==> build 50: inputs <==
Design div_iter, start of the top module:
module div_iter (
  input div_clk,
  input resetn,
  input div,
  input div_signed,
  input [31:0] x,
  input [31:0] y,
  output [31:0]s,
  output [31:0] r,
  output reg complete
  );
clock: 1.71 ns
lec_check: 0
abc_area: 1
cap_margin: 20
core_margin: 2
core_utilization: 72
cts_cluster_diameter: 373
cts_cluster_size: 95
place_density: 0.38
setup_slack_margin: 0.12
slew_margin: 20
run.sh (not shown) runs the stock make flow with config.mk's settings and CLKGATE_MAP_FILE=.
==> trial 65 (differences from build 50) <==
==> flow/config.mk (replaced) <==
export PLATFORM = sky130hd
export DESIGN_NAME = div_iter
export DESIGN_NICKNAME = div_iter
export VERILOG_FILES = /design/flow/design.v
export SDC_FILE = /design/flow/constraint.sdc
export NUM_CORES = 4
export LEC_CHECK = 0
export ABC_AREA = 1
export CAP_MARGIN = 20
export CORE_MARGIN = 2
export CORE_UTILIZATION = 62
export CTS_CLUSTER_DIAMETER = 374
export CTS_CLUSTER_SIZE = 100
export PLACE_DENSITY = 0.43
export SLEW_MARGIN = 20
==> flow/constraint.sdc (replaced) <==
create_clock -name core_clock -period 3.5 [get_ports {div_clk}]
set_input_delay 0.7000 -clock core_clock [delete_from_list [all_inputs] [get_ports {div_clk}]]
set_output_delay 0.7000 -clock core_clock [all_outputs]
set_load 0.01 [all_outputs]
==> results <==
- Between trial 65 and build 50, the lower die area is in build 50 (gap 16%, measured against build 50).
- In synthesized cell count, build 50 and trial 65 do not differ.
- In area after synthesis, build 50 and trial 65 do not differ.
- Build 50 ended with an error in detailed placement (3_5_place_dp), error DPL-0038. Trial 65 ran to the end with violations: negative setup slack.

==> inputs of run R <==
==> flow/design.v <==
`timescale 1ns / 1ps
module div_iter (
  input div_clk,
  input resetn,
  input div,
  input div_signed,
  input [31:0] x,
  input [31:0] y,
  output [31:0]s,
  output [31:0] r,
  output reg complete
  );
  wire s_sign;
  wire r_sign;
  wire [31:0] x_abs;
  wire [31:0] y_abs;
  assign s_sign = div_signed ? (x[31] ^ y[31]) : 1'b0;
  assign r_sign = div_signed ? x[31] : 1'b0;
  assign x_abs  = div_signed ? (x[31] ? ~x + 32'd1 : x) : x;
  assign y_abs  = div_signed ? (y[31] ? ~y + 32'd1 : y) : y;
  wire [63:0] op_x_tmp;
  wire [32:0] op_x_high;
  wire        op_x_update;
  wire [32:0] sub_res;
  wire [31:0] r_tmp;
  wire [31:0] s_tmp1;
  reg  [63:0] op_x;
  reg  [32:0] op_y;
  reg  [5:0]  count;
  reg  [31:0] s_tmp;
  always @ ( posedge div_clk )
  begin
    if(!resetn)
    begin
      complete <= 1'b0;
      count    <= 6'd0;
      s_tmp    <= 32'd0;
    end
    else if(div&&!complete)
    begin
      if(count == 6'd0)
      begin
        op_x <= {32'd0,x_abs};
        op_y <= {1'b0,y_abs};
      end
      else if(op_x_update)
      begin
        op_x <= {sub_res,op_x_tmp[30:0]};
      end
      else if(!op_x_update)
        op_x <= op_x_tmp;
      count <= count == 6'd32 ? 6'd0 : count + 6'd1;
      complete <= count == 6'd32 ? 1'b1 : complete;
      s_tmp <= {s_tmp1[31:1],op_x_update};
    end
    else if(complete)
      complete <= 1'b0;
  end
assign s_tmp1 = (count == 6'd0) ? s_tmp : s_tmp << 1;
assign op_x_tmp = (count == 6'd0 || count == 6'd1) ? op_x : op_x << 1;
assign op_x_high = op_x_tmp[63:31];
assign sub_res = op_x_high + ~op_y + 1;
assign op_x_update = ~sub_res[32];
assign r_tmp = complete ? op_x[62:31] : 32'd0;
assign s = div_signed ? (s_sign ? ~s_tmp + 32'd1 : s_tmp) : s_tmp;
assign r = div_signed ? (r_sign ? ~r_tmp + 32'd1 : r_tmp) : r_tmp;
endmodule  
==> flow/run.sh <==
#!/bin/bash
# the make line also repeats each setting of config.mk as NAME=value (left out here)
make -C /OpenROAD-flow-scripts/flow DESIGN_CONFIG=/design/flow/config.mk WORK_HOME=/design/flow/orfs CLKGATE_MAP_FILE= finish
==> flow/config.mk <==
export PLATFORM = sky130hd
export DESIGN_NAME = div_iter
export DESIGN_NICKNAME = div_iter
export VERILOG_FILES = /design/flow/design.v
export SDC_FILE = /design/flow/constraint.sdc
export NUM_CORES = 4
export LEC_CHECK = 0
export ABC_AREA = 0
export CAP_MARGIN = 20
export CELL_PAD_IN_SITES_GLOBAL_PLACEMENT = 0
export CORE_ASPECT_RATIO = 1.23
export CORE_MARGIN = 2
export CORE_UTILIZATION = 72
export CTS_CLUSTER_DIAMETER = 250
export CTS_CLUSTER_SIZE = 72
export GPL_ROUTABILITY_DRIVEN = 0
export GPL_TIMING_DRIVEN = 1
export HOLD_SLACK_MARGIN = 0.13
export PLACE_DENSITY_LB_ADDON = 0.0
export SETUP_SLACK_MARGIN = 0.4
export SLEW_MARGIN = 40
export TNS_END_PERCENT = 40
==> flow/constraint.sdc <==
create_clock -name core_clock -period 2.09 [get_ports {div_clk}]
set_input_delay 0.4180 -clock core_clock [delete_from_list [all_inputs] [get_ports {div_clk}]]
set_output_delay 0.4180 -clock core_clock [all_outputs]
set_load 0.01 [all_outputs]
==> run Y: changes against run R <==
Settings changed: ABC_AREA 0 to 1, CAP_MARGIN 20 to 0, CORE_UTILIZATION 72 to 67, CTS_CLUSTER_DIAMETER 250 to not set, CTS_CLUSTER_SIZE 72 to 80, HOLD_SLACK_MARGIN 0.13 to 0.29, PLACE_DENSITY_LB_ADDON 0.0 to 0.15, SETUP_SLACK_MARGIN 0.4 to not set, SLEW_MARGIN 40 to 20.
==> flow/constraint.sdc (replaced) <==
create_clock -name core_clock -period 3.48 [get_ports {div_clk}]
set_input_delay 0.6960 -clock core_clock [delete_from_list [all_inputs] [get_ports {div_clk}]]
set_output_delay 0.6960 -clock core_clock [all_outputs]
set_load 0.01 [all_outputs]
==> run F: changes against run R <==
Settings changed: ABC_AREA 0 to 1, CORE_UTILIZATION 72 to 70, CTS_CLUSTER_DIAMETER 250 to not set, CTS_CLUSTER_SIZE 72 to 80, HOLD_SLACK_MARGIN 0.13 to 0.29, PLACE_DENSITY_LB_ADDON 0.0 to 0.15, SETUP_SLACK_MARGIN 0.4 to not set, SLEW_MARGIN 40 to 20.
==> flow/constraint.sdc (replaced) <==
create_clock -name core_clock -period 4.49 [get_ports {div_clk}]
set_input_delay 0.8980 -clock core_clock [delete_from_list [all_inputs] [get_ports {div_clk}]]
set_output_delay 0.8980 -clock core_clock [all_outputs]
set_load 0.01 [all_outputs]
==> results_slide.txt <==
Run Summary

Outcome
  – Tool Error: [ERROR DPL-0038] Utilization greater than 100%, impossible to legalize
  – Fail Step: detailed placement (3_5_place_dp)
  – Status: aborted with a tool error

Synthesis
  – Post-synth cell types: about 60
  – Most instantiated cells after synthesis: 173 x nand2_1, 115 x nor2_1, 103 x a21oi_1

Floorplan
  – FP Rows: around 48
The numbers above come from run R.

==> results_slide.txt <==
Physical Implementation Snapshot

Outcome
  – Status: timing/DRC/antenna clean

Floorplan
  – FP Rows: about 52

Synthesis
  – Post-synth cell types: a little under 50
  – Most instantiated cells after synthesis: 471 x nand2_1, 277 x inv_1, 208 x nor2_1

Final timing
  – TNS Setup: 0 ns

CTS
  – H-Tree Depth: 4
The numbers above come from run F.

==> results_slide.txt <==
Physical Implementation Snapshot

Outcome
  – Status: complete, but fails checks
  – Layout check failures: negative setup slack

Floorplan
  – FP Rows: between 50 and 60

Final timing
  – Final WS setup: -0.123 ns
  – # setup viols final: 28

Place
  – Pre-CTS WS: -0.110 ns
The numbers above come from run Y.

